## v7
## flappy_core
module flappy_core(
	input clk,
	input resetn,
	input go,
	input stop,
	input jump,
	input [1:0] sw,
	output [7:0] x,
	output [6:0] y,
	output [2:0] colour,
	output [7:0] HEX0,
	output [7:0] HEX1,
	output [7:0] HEX2,
	output [7:0] HEX3,
	output [14:0] LEDR
	);
Size in the first run: roughly 16000 cells after synthesis, ~3400 flip-flops, ~130000 um2 of cells after synthesis.
make LEC_CHECK=0 CAP_MARGIN=20 CORE_MARGIN=2 CORE_UTILIZATION=67 SLEW_MARGIN=20 finish   # period 10.6 ns
run.sh (not shown) runs the stock make flow with config.mk's settings and CLKGATE_MAP_FILE=.
v7 completed end to end; final checks failed (negative setup slack).
> inputs changed (v7 -> v31)
Settings: PLACE_DENSITY_LB_ADDON newly set to 0.06; ABC_AREA newly set to 1; CORE_UTILIZATION changed from 67 to 72.
Every stage of v31 finished as expected; the final checks, on the other hand, flagged negative setup slack, which means the layout fails. Worst path setup slack after routing up 2.41 ns in v31 wrt v7. Summed area of non-filler cells in the final layout: v31 better than v7. Number of vias after detailed routing, v31 vs v7: up slightly. Count of antenna diodes in the layout sits lower in v31 than in v7. Re summed standard-cell area reported by yosys: v31 is 1100 um2 down on v7.

The RTL this note starts from:
==> flow/design.v <==
module flappy_core(
	input clk,
	input resetn,
	input go,
	input stop,
	input jump,
	input [1:0] sw,
	output [7:0] x,
	output [6:0] y,
	output [2:0] colour,
	output [7:0] HEX0,
	output [7:0] HEX1,
	output [7:0] HEX2,
	output [7:0] HEX3,
	output [14:0] LEDR
	);
	 wire [27:0] score;
	 wire [3:0] score_thousands;
	 wire [3:0] score_hundreds;
	 wire [3:0] score_tens;
	 wire [3:0] score_ones;
    wire [1112:0] draw;
    wire [27:0] rate;
	 wire [15:0] counter;
    wire start, move, lose;
    control c(
	.clk(clk),
	.go(go),
	.stop(stop),
   .start(start),
	.resetn(resetn),
	.move(move),
	.lose(lose)
	);
    datapath d(
	.clk(clk),
	.start(start),
	.move(move),
	.jump(jump),
	.rate(rate),
	.resetn(resetn),
	.draw(draw),
	.LEDR(LEDR[14:0]),
	.score(score),
	.lose(lose)
	);
    display d0(
	.floor(draw),
	.clk(clk),
	.resetn(resetn),
	.x(x),
	.y(y),
	.colour(colour),
	.counter(counter)
	);
	difficultySwitch diffSw(
		.sel(sw),
		.rate(rate)
	);
	bcd b0(
		.number(score[13:0]),
		.thousands(score_thousands),
		.hundreds(score_hundreds),
		.tens(score_tens),
		.ones(score_ones)
	);
	hex_display h0(
		.IN(score_ones),
		.OUT(HEX0)
	);
	hex_display h1(
		.IN(score_tens),
		.OUT(HEX1)
	);
	hex_display h2(
		.IN(score_hundreds),
		.OUT(HEX2)
	);
	 hex_display h3(
		.IN(score_thousands),
		.OUT(HEX3)
	);
endmodule
module difficultySwitch(
	input [1:0] sel,
	output reg [27:0] rate
	);
	always @(*) begin
		case(sel)
			2'b00: rate = 28'd150;  
			2'b01: rate = 28'd100;  
			2'b10: rate = 28'd80;   
			2'b11: rate = 28'd1500;  
		endcase
	end
endmodule
module control(
	input clk,
	input go,
	input stop,
	input resetn,
	input lose,
	output reg start,
	output reg move
	);
	reg [5:0] cur, next;
	localparam S_READY = 5'd0,
		  S_READY_WAIT = 5'd1,
		  S_MOVE  = 5'd2,
		  S_STOP  = 5'd3;
	always@(*)
	begin: state_table
		case (cur)
			S_READY: next = go ? S_READY_WAIT : S_READY;
			S_READY_WAIT: next = S_MOVE;
			S_MOVE: next = stop ? S_STOP : (lose ? S_READY : S_MOVE);
			S_STOP: next = S_READY;
			default: next = S_READY;
		endcase
	end
	always @(*)
	begin: enable_signals
		start = 1'b0;
		move = 1'b0;
		case (cur) 
			S_READY: begin 
				start = 1'b1;
			end
			S_MOVE: begin 
				move = 1'b1;
			end
			default: begin
			end
		endcase	
	end
	always@(posedge clk) 
	begin: state_FFs
		if (!resetn)
			cur <= S_READY;
		else 
			cur <= next;
	end
endmodule
module datapath (
    input clk,
    input start,
    input move,
    input jump,
	 input [27:0] rate,	
	input resetn,
	output [14:0] LEDR,
	output reg [27:0] score,
	output reg [1112:0] draw,
	output reg lose
    );
    reg [27:0] count;
	 reg [2:0] count2;
	reg [1112:0] obstacles;
    reg [6:0] height;
	reg [4:0] start_falling;
    reg going_up;
	 parameter gap = 7'b0000000;
	 parameter big_gap = {12{gap}};
    always@(posedge clk) begin
		if (!resetn) begin
			count <= rate;
			count2 <= 2'd3;
        	height <= 7'd40;
			going_up <= 1'b1;
			lose <= 1'b0;
			draw <= 1112'b0;
			obstacles[1105:0] <= {7'd35, big_gap, 7'd40, big_gap, 7'd20, big_gap, 7'd30, big_gap, 7'd45, big_gap, 7'd25, big_gap, 7'd35, big_gap, 7'd10};
			score <= 13'b0;
			start_falling <= 5'b0;
		end
        else if (start) begin
        	count <= rate;
        	height <= 7'd40;
         draw <= 1112'b0;
			obstacles[1105:0] <= {7'd35, big_gap, 7'd40, big_gap, 7'd20, big_gap, 7'd30, big_gap, 7'd45, big_gap, 7'd25, big_gap, 7'd35, big_gap, 7'd10};
			going_up <= 1'b1;
			score <= 13'b0;
			lose <= 1'b0;
			count2 <= 2'd3;
        end
		else begin
            if (count == 28'b0) begin
                count <= rate;
				score = score + 1;
				if (count2 == 1'b0) begin
					draw = draw << 7;
					draw[6:0] = obstacles[1105:1099];
					obstacles[1105:0] = {obstacles[1098:0], obstacles[1105:1099]};
					count2 = 2'd3;
				end else
					count2 = count2 - 1;
				if (height == 7'd0) 
					lose <= 1'b1;
				if (height == 7'd80) 
					lose <= 1'b1;
				if (draw[1105:1099] != 7'b0 && (height < draw[1105:1099] || height > draw[1105:1099] + 7'd24))
					lose <= 1'b1;
				if (jump) begin
					start_falling = 5'b1111;
					going_up = 1'b1;			
					end
				else if (start_falling > 0)
					start_falling = start_falling - 1;
				else 
					going_up = 1'b0;
				if (going_up)
					height = height + 1;
				else
					height = height -1;
				draw[1112:1106] = height;
				end
            else
				count <= count - 1;
        end
    end
    assign LEDR[5:0] = 6'b0;
    assign LEDR[7] = 1'b0;
    assign LEDR[6] = going_up;
    assign LEDR[14:8] = height;
endmodule
module display (
    input [1112:0] floor,
    input clk,
	 input resetn,
    output reg [7:0] x,
    output reg [6:0] y,
    output reg [2:0] colour,
	 output reg [15:0] counter
    );
   reg [7:0] x_init;
   reg [8:0] y_init;
	reg [8:0] runner_count;
	reg [6:0] runner_height;
	reg [1112:0] local_draw;
	reg [7:0] y_pixel;
	reg [7:0] pipe_height;  
	reg [8:0] count;
    always@(posedge clk) begin
		if (!resetn) begin
			x_init <= 8'd2;
			y_init <= 9'd84;		
			counter <= 15'b0;
			local_draw <= floor;
			count <= 8'd0;			
		end
		else begin
			if (counter < 15'd12800) begin
				if (counter < 15'd160) begin
					if (counter < 15'd80) 
						x <= 8'd0;
					else 
						x <= 8'd1;
					runner_count = counter % 80;
					y = y_init - runner_count;
					runner_height = floor[1112:1106];
					if (runner_count == 7'd0)
						colour = 3'b011;
					else if (runner_count < runner_height || runner_count > runner_height + 3)
						colour = 3'b011;
					else 
						colour = 3'b100;
				end 
				else begin
					count = (counter-160) % 320;
					if (count < 80)
						x <= x_init;
					else if (count < 160)
						x <= x_init + 1;
					else if (count < 240)
						x <= x_init + 2;
					else if (count < 320)
						x <= x_init + 3;
					y_pixel = count % 80;
					y <= y_init - y_pixel;
					pipe_height = local_draw[1105:1099];
					if (y_pixel < pipe_height || y_pixel > pipe_height + 7'd24)
						colour = 3'b110;
					else 
						colour = 3'b011;
					if (pipe_height == 7'd0) 
						colour = 3'b011;
					if (count == 15'd319) begin
						x_init <= x_init + 4;
						local_draw <= local_draw << 7;
					end
				end
				counter = counter + 1;
			end
			else begin 
				x_init <= 8'd2;
				y_init <= 9'd84;
				counter <= 15'b0;
				local_draw <= floor;
				count <= 8'd0;
			end
		end
	end
endmodule
module hex_display(IN, OUT);
    input [3:0] IN;
	output reg [7:0] OUT;
	always @(*)
	begin
	case(IN[3:0])
		4'b0000: OUT = 7'b1000000;
		4'b0001: OUT = 7'b1111001;
		4'b0010: OUT = 7'b0100100;
		4'b0011: OUT = 7'b0110000;
		4'b0100: OUT = 7'b0011001;
		4'b0101: OUT = 7'b0010010;
		4'b0110: OUT = 7'b0000010;
		4'b0111: OUT = 7'b1111000;
		4'b1000: OUT = 7'b0000000;
		4'b1001: OUT = 7'b0011000;
		4'b1010: OUT = 7'b0001000;
		4'b1011: OUT = 7'b0000011;
		4'b1100: OUT = 7'b1000110;
		4'b1101: OUT = 7'b0100001;
		4'b1110: OUT = 7'b0000110;
		4'b1111: OUT = 7'b0001110;
		default: OUT = 7'b0111111;
	endcase
	end
endmodule
module bcd(number, thousands, hundreds, tens, ones);
   input  [13:0] number;
   output reg [3:0] thousands;
   output reg [3:0] hundreds;
   output reg [3:0] tens;
   output reg [3:0] ones;
   reg [29:0] shift;
   integer i;
   always @(number)
   begin
      shift[29:14] = 0;
      shift[13:0]  = number;
      for (i=0; i<14; i=i+1) begin
         if (shift[17:14] >= 5)
            shift[17:14] = shift[17:14] + 3;
         if (shift[21:18] >= 5)
            shift[21:18] = shift[21:18] + 3;
         if (shift[25:22] >= 5)
            shift[25:22] = shift[25:22] + 3;
		if (shift[29:26] >= 5)
			shift[29:26] = shift[29:26] + 3;
         shift = shift << 1;
      end
	  thousands = shift[29:26];
      hundreds  = shift[25:22];
      tens      = shift[21:18];
      ones      = shift[17:14];
   end
endmodule
clock: 12.0 ns
lec_check: 0
abc_area: 1
cap_margin: 20
core_margin: 2
core_utilization: 72
cts_cluster_diameter: 380
cts_cluster_size: 14
place_density_lb_addon: 0.08
setup_slack_margin: 3.41
slew_margin: 20
The first run ran to the end with violations: negative setup slack.
==> next run, changes <==
Settings changed: CTS_CLUSTER_DIAMETER 380 to 366.
=> The changed run ran to the end with violations: negative setup slack. Fmax does not change. Worst setup slack is unchanged. Routed wire length stays the same. Non-clock buffer count stays the same. Sequential cell count is unchanged. First-iteration DRC count stays the same. Design area stays the same. Clock-buffer cell count is unchanged. Sequential share of layout area is unchanged. Area after synthesis does not change.
